// mul
module mul(
    input  wire        clk,
    input  wire        rst,
    input  wire [63:0] lm,
    input  wire [63:0] rm,
    input  wire [1:0]  Data_type,
    output reg  [19:0] mul_out
);
Size in the first run: roughly 150 I/O pins, about 46000 sq um of cells after synthesis.
Settings: LEC_CHECK=0, CAP_MARGIN=0, CELL_PAD_IN_SITES_DETAIL_PLACEMENT=2, CELL_PAD_IN_SITES_GLOBAL_PLACEMENT=2, CORE_ASPECT_RATIO=0.84, CORE_MARGIN=7, CORE_UTILIZATION=49, CTS_CLUSTER_DIAMETER=24, CTS_CLUSTER_SIZE=24, GPL_ROUTABILITY_DRIVEN=1, GPL_TIMING_DRIVEN=1, MIN_ROUTING_LAYER=met2, PLACE_DENSITY_LB_ADDON=0.12, SLEW_MARGIN=30, TNS_END_PERCENT=40; clock period 5.22 ns.
run.sh (not shown) runs the stock make flow with config.mk's settings and CLKGATE_MAP_FILE=.
The first run did not get past 3_5_place_dp.
Change:
- CAP_MARGIN: 0 -> 25
- CELL_PAD_IN_SITES_DETAIL_PLACEMENT: 2 -> 1
- CORE_ASPECT_RATIO: 0.84 -> 1.4
- CORE_MARGIN: 7 -> 2
- CORE_UTILIZATION: 49 -> 30
- CTS_CLUSTER_SIZE: 24 -> 17
- GPL_ROUTABILITY_DRIVEN: 1 -> 0
- GPL_TIMING_DRIVEN: 1 -> 0
- SLEW_MARGIN: 30 -> 20
- clock period: 5.22 -> 8.69 ns (I/O delays scaled with it)
The changed run produced a clean layout.
Die size came out higher by 52%.
Area after synthesis stays the same.
Synthesized cell count does not change.


## build 22
mul again, from the RTL that the note above started with.
==> flow/config.mk <==
export PLATFORM = sky130hd
export DESIGN_NAME = mul
export DESIGN_NICKNAME = mul
export VERILOG_FILES = /design/flow/design.v
export SDC_FILE = /design/flow/constraint.sdc
export NUM_CORES = 4
export LEC_CHECK = 0
export CAP_MARGIN = 20
export CELL_PAD_IN_SITES_DETAIL_PLACEMENT = 0
export CELL_PAD_IN_SITES_GLOBAL_PLACEMENT = 0
export CORE_ASPECT_RATIO = 1.4
export CORE_MARGIN = 2
export CORE_UTILIZATION = 72
export CTS_CLUSTER_DIAMETER = 337
export CTS_CLUSTER_SIZE = 37
export GPL_ROUTABILITY_DRIVEN = 1
export PLACE_DENSITY = 0.65
export SLEW_MARGIN = 20
export TNS_END_PERCENT = 50
==> flow/constraint.sdc <==
create_clock -name core_clock -period 5.44 [get_ports {clk}]
set_input_delay 1.0880 -clock core_clock [delete_from_list [all_inputs] [get_ports {clk}]]
set_output_delay 1.0880 -clock core_clock [all_outputs]
set_load 0.01 [all_outputs]
Build 22 is listed as incomplete: the tool reported an error in global routing and the run ended there.
## Diff of input files: build 67 against build 22
Settings: TNS_END_PERCENT: 50 -> unset; CORE_UTILIZATION: 72 -> 40; GPL_ROUTABILITY_DRIVEN: 1 -> unset; CELL_PAD_IN_SITES_GLOBAL_PLACEMENT: 0 -> unset; CTS_CLUSTER_SIZE: 37 -> unset; CELL_PAD_IN_SITES_DETAIL_PLACEMENT: 0 -> unset; PLACE_DENSITY: 0.65 -> unset; CTS_CLUSTER_DIAMETER: 337 -> unset; CORE_ASPECT_RATIO: 1.4 -> unset; the clock period (ns, I/O delays scaled along): 5.44 -> 6.5.
## What came out
Weighted congestion at the end of routability-driven global placement was lower in build 67 than in build 22.
Build 67 finished end to end and its layout was clean on timing, DRC and antenna.
Build 67 against build 22: height of the die saw an increase, share of synthesized cell area in and-or and or-and compound cells saw little to no change, number of gates resized after cts saw a decrease, post-synthesis sequential element count saw little to no change, die boundary width saw an increase.
Edits applied to the flow inputs when going from build 67 to build 31:
Settings: swapping 20 for 0 in CAP_MARGIN; putting CTS_CLUSTER_DIAMETER at 245 where nothing was set; putting CORE_ASPECT_RATIO at 0.5 where nothing was set; swapping 2 for 10 in CORE_MARGIN; putting TNS_END_PERCENT at 5 where nothing was set; swapping 40 for 65 in CORE_UTILIZATION; putting PLACE_DENSITY at 0.35 where nothing was set; putting CTS_CLUSTER_SIZE at 95 where nothing was set.
[summary]
- On final area, build 31 does better than build 67.
- Build 31 packs its core more tightly than build 67.
- In build 31 the total power turned out 1.8% higher than in build 67.
- Diff build 67 -> build 31: worst hold margin +0.28 ns, share of total power consumed by net switching +1.6 points.
- Global-route wire length before repair was lower in the run labelled build 31.
- The run with more setup slack is build 67; build 31 has less.
Edits applied to the flow inputs when going from build 31 to build 82:
Settings: CAP_MARGIN: 0 -> 20; CORE_UTILIZATION: 65 -> 26; SETUP_SLACK_MARGIN: unset -> 1.17; CORE_MARGIN: 10 -> 4; CELL_PAD_IN_SITES_GLOBAL_PLACEMENT: unset -> 1; CORE_ASPECT_RATIO: 0.5 -> unset; PLACE_DENSITY: 0.35 -> 0.66; MAX_ROUTING_LAYER: unset -> met4; CELL_PAD_IN_SITES_DETAIL_PLACEMENT: unset -> 2; GPL_ROUTABILITY_DRIVEN: unset -> 0; HOLD_SLACK_MARGIN: unset -> 0.16; CTS_CLUSTER_DIAMETER: 245 -> unset; CTS_CLUSTER_SIZE: 95 -> unset.
### Flow results
Going from build 31 to build 82, part of the cycle the worst path needs grew by 13 points; arrival time at the worst endpoint grew by 0.96 ns.
[diff] normalized max-slew margin, build 82 relative to build 31: regression
Changes observed in build 82 relative to build 31: combinational share of power rose 4.2 points; number of tap instances increased by 1380 relative to the old numbers; sequential power +about 10%; net switching power increased 76%.
On top achievable clock speed: between build 31 and build 82, it ends up lower for build 82.
In the metrics for build 31 and build 82, the one carrying the higher post-route worst hold slack is build 82.
Sequential share of layout area was lower in the run labelled build 82.
Vertical die dimension for build 82: about 100% up relative to build 31
For build 31, the startpoint of the worst setup timing path was Data_type[0], unlike build 82, where it was Data_type[1].
What the final checks of build 82 revealed, after a flow that finished every stage, was a layout that fails on setup timing.


Starting RTL as in the previous note.
Settings: LEC_CHECK=0, CAP_MARGIN=20, CORE_MARGIN=2, CORE_UTILIZATION=72, CTS_CLUSTER_DIAMETER=386, CTS_CLUSTER_SIZE=21, SETUP_SLACK_MARGIN=-0.35, SLEW_MARGIN=20; clock period 5.11 ns.
The first run did not get past global routing with GRT-0232.
==> next run, changes <==
- CORE_UTILIZATION: 72 -> 65
- CTS_CLUSTER_DIAMETER: 386 -> default
- CTS_CLUSTER_SIZE: 21 -> default
- SETUP_SLACK_MARGIN: -0.35 -> default
- clock period: 5.11 -> 5.26 ns (I/O delays scaled with it)
Outcome: This time the run finished with setup timing left. Synthesized area is unchanged. Die size grows by roughly a tenth. Synthesized cell count stays the same.


mul again, from the RTL that the note above started with.
Settings: LEC_CHECK=0, CAP_MARGIN=20, CORE_MARGIN=2, CORE_UTILIZATION=71, CTS_CLUSTER_SIZE=36, PLACE_DENSITY=0.65, SLEW_MARGIN=20; clock period 5.26 ns.
The baseline stopped in 5_1_grt, error GRT-0232.
Rerun with:
Settings changed: CORE_UTILIZATION 71 to 27, CTS_CLUSTER_SIZE 36 to unset, PLACE_DENSITY 0.65 to unset.
Clock period 5.26 ns to 10.2 ns, I/O delays scaled along.
Effect: The new run completed without violations; die area came out higher to 2.6 times its value; synthesized cell count does not change; area after synthesis is unchanged.
Rerun with:
Settings changed: CORE_UTILIZATION 27 to 57, CTS_CLUSTER_SIZE set to 37.
Clock period 10.2 ns to 5.12 ns, I/O delays scaled along.
Result: The changed run completed, yet does not pass: setup timing. Setup slack is worse by 2.5 ns. Design area is higher by a quarter to a third. Clock skew is higher by 0.0034 ns. Synthesized cell count does not change. Global-route usage is higher by 22 points. Count of clock-buffer cells in the layout is unchanged. Sequential share of layout area is lower by 1.3 points.
Rerun with:
Settings changed: ABC_AREA set to 1, CORE_UTILIZATION 57 to 72, CTS_CLUSTER_DIAMETER set to 227, CTS_CLUSTER_SIZE 37 to unset.
Clock period 5.12 ns to 1.75 ns, I/O delays scaled along.
After rerunning:
- The changed run never finished: it broke off in 3_5_place_dp on DPL-0038
- die size went down by 26%
- area after synthesis is lower by 7.0%
- synthesized cell count grows by 1.2%


Setup of run 1:
Starting RTL as in the previous note.
==> flow/design.v (excerpt) <==
module mul(
    input  wire        clk,
    input  wire        rst,
    input  wire [63:0] lm,
    input  wire [63:0] rm,
    input  wire [1:0]  Data_type,
    output reg  [19:0] mul_out
);
clock: 3.56 ns
lec_check: 0
cap_margin: 20
core_margin: 2
core_utilization: 72
cts_cluster_diameter: 386
cts_cluster_size: 21
place_density: 0.67
setup_slack_margin: 0.18
slew_margin: 20
tns_end_percent: 5
Run 1 failed in 5_1_grt with GRT-0116.
The inputs of run 2 differ from those of run 1 as listed below.
Settings: removing PLACE_DENSITY (formerly 0.67); changing TNS_END_PERCENT from 5 to 10; removing SETUP_SLACK_MARGIN (formerly 0.18); changing CTS_CLUSTER_SIZE from 21 to 100; changing CTS_CLUSTER_DIAMETER from 386 to 356; changing the clock period (ns, I/O delays scaled along) from 3.56 to 3.32.
Results
- No final results exist for run 1, since it was stopped by error GRT-0116 during 5_1_grt.
- Flow for run 2 halted at 4_1_cts, error code DPL-0033.
- Changes observed in run 2 relative to run 1: register area share after synthesis was more or less identical, total placed cells including tap cells was more or less identical, chip height was more or less identical, proportion of synthesized area in mux cells was more or less identical.
- Re count of instantiated cells in the yosys netlist: no difference whatsoever between run 1 and run 2.
- From run 2 to run 1, total nets after synthesis did not move at all.
Inputs modified between run 2 and run 3:
Settings: CTS_CLUSTER_DIAMETER no longer set, was 356; CTS_CLUSTER_SIZE no longer set, was 100; CORE_UTILIZATION now 40, was 72; TNS_END_PERCENT no longer set, was 10; the clock period (ns, I/O delays scaled along) now 6.26, was 3.32.
Notes after the runs:
Having completed the whole flow, run 3 delivered a layout that passed the timing, design-rule and antenna checks.
From run 2 to run 3, floorplan net count did not move at all.
Area of the core region went up by more than half going from run 2 to run 3.
Run 2 fits on a die that is smaller than the die of run 3.
Post-synth area from yosys stat came out exactly the same in run 2 and run 3.
Comparing run 2 against run 3, there is no change at all in synthesized area divided by synthesized cell count.
Between run 2 and run 3, post-DP HPWL is higher for run 2, run 3 comes in under that.
Setup changes, run 3 to run 4
Settings: CTS_CLUSTER_SIZE now 36, previously not set; PLACE_DENSITY now 0.65, previously not set; CORE_UTILIZATION now 71, was 40; the clock period (ns, I/O delays scaled along) now 5.32, was 6.26.
Notes after the runs:
Compared with run 3, run 4 shows a higher HPWL reported at the end of detailed placement. Run 4 did not finish; the tool stopped in 5_1_grt with error GRT-0232. Re cell area reported after detailed placement: run 3 and run 4 aren't equal, and the higher value belongs to run 4. Summary of run 4 over run 3: number of resized instances in the post-cts repair step moved up, area fraction in mux cells saw little to no change. Any difference in synthesized cell count between run 3 and run 4 is small enough to ignore. Re global placer's final weighted congestion: run 3 was lower than run 4. Die extent in x: run 4 lower than run 3. | die area | run 4 vs run 3 | 43% lower |. Against run 3 as the reference, run 4 delivers a lower total number of placement rows. In the tables for run 3 and run 4, initial cell density of the core reads lower with run 3.
Power and IR drop assume default switching activity.
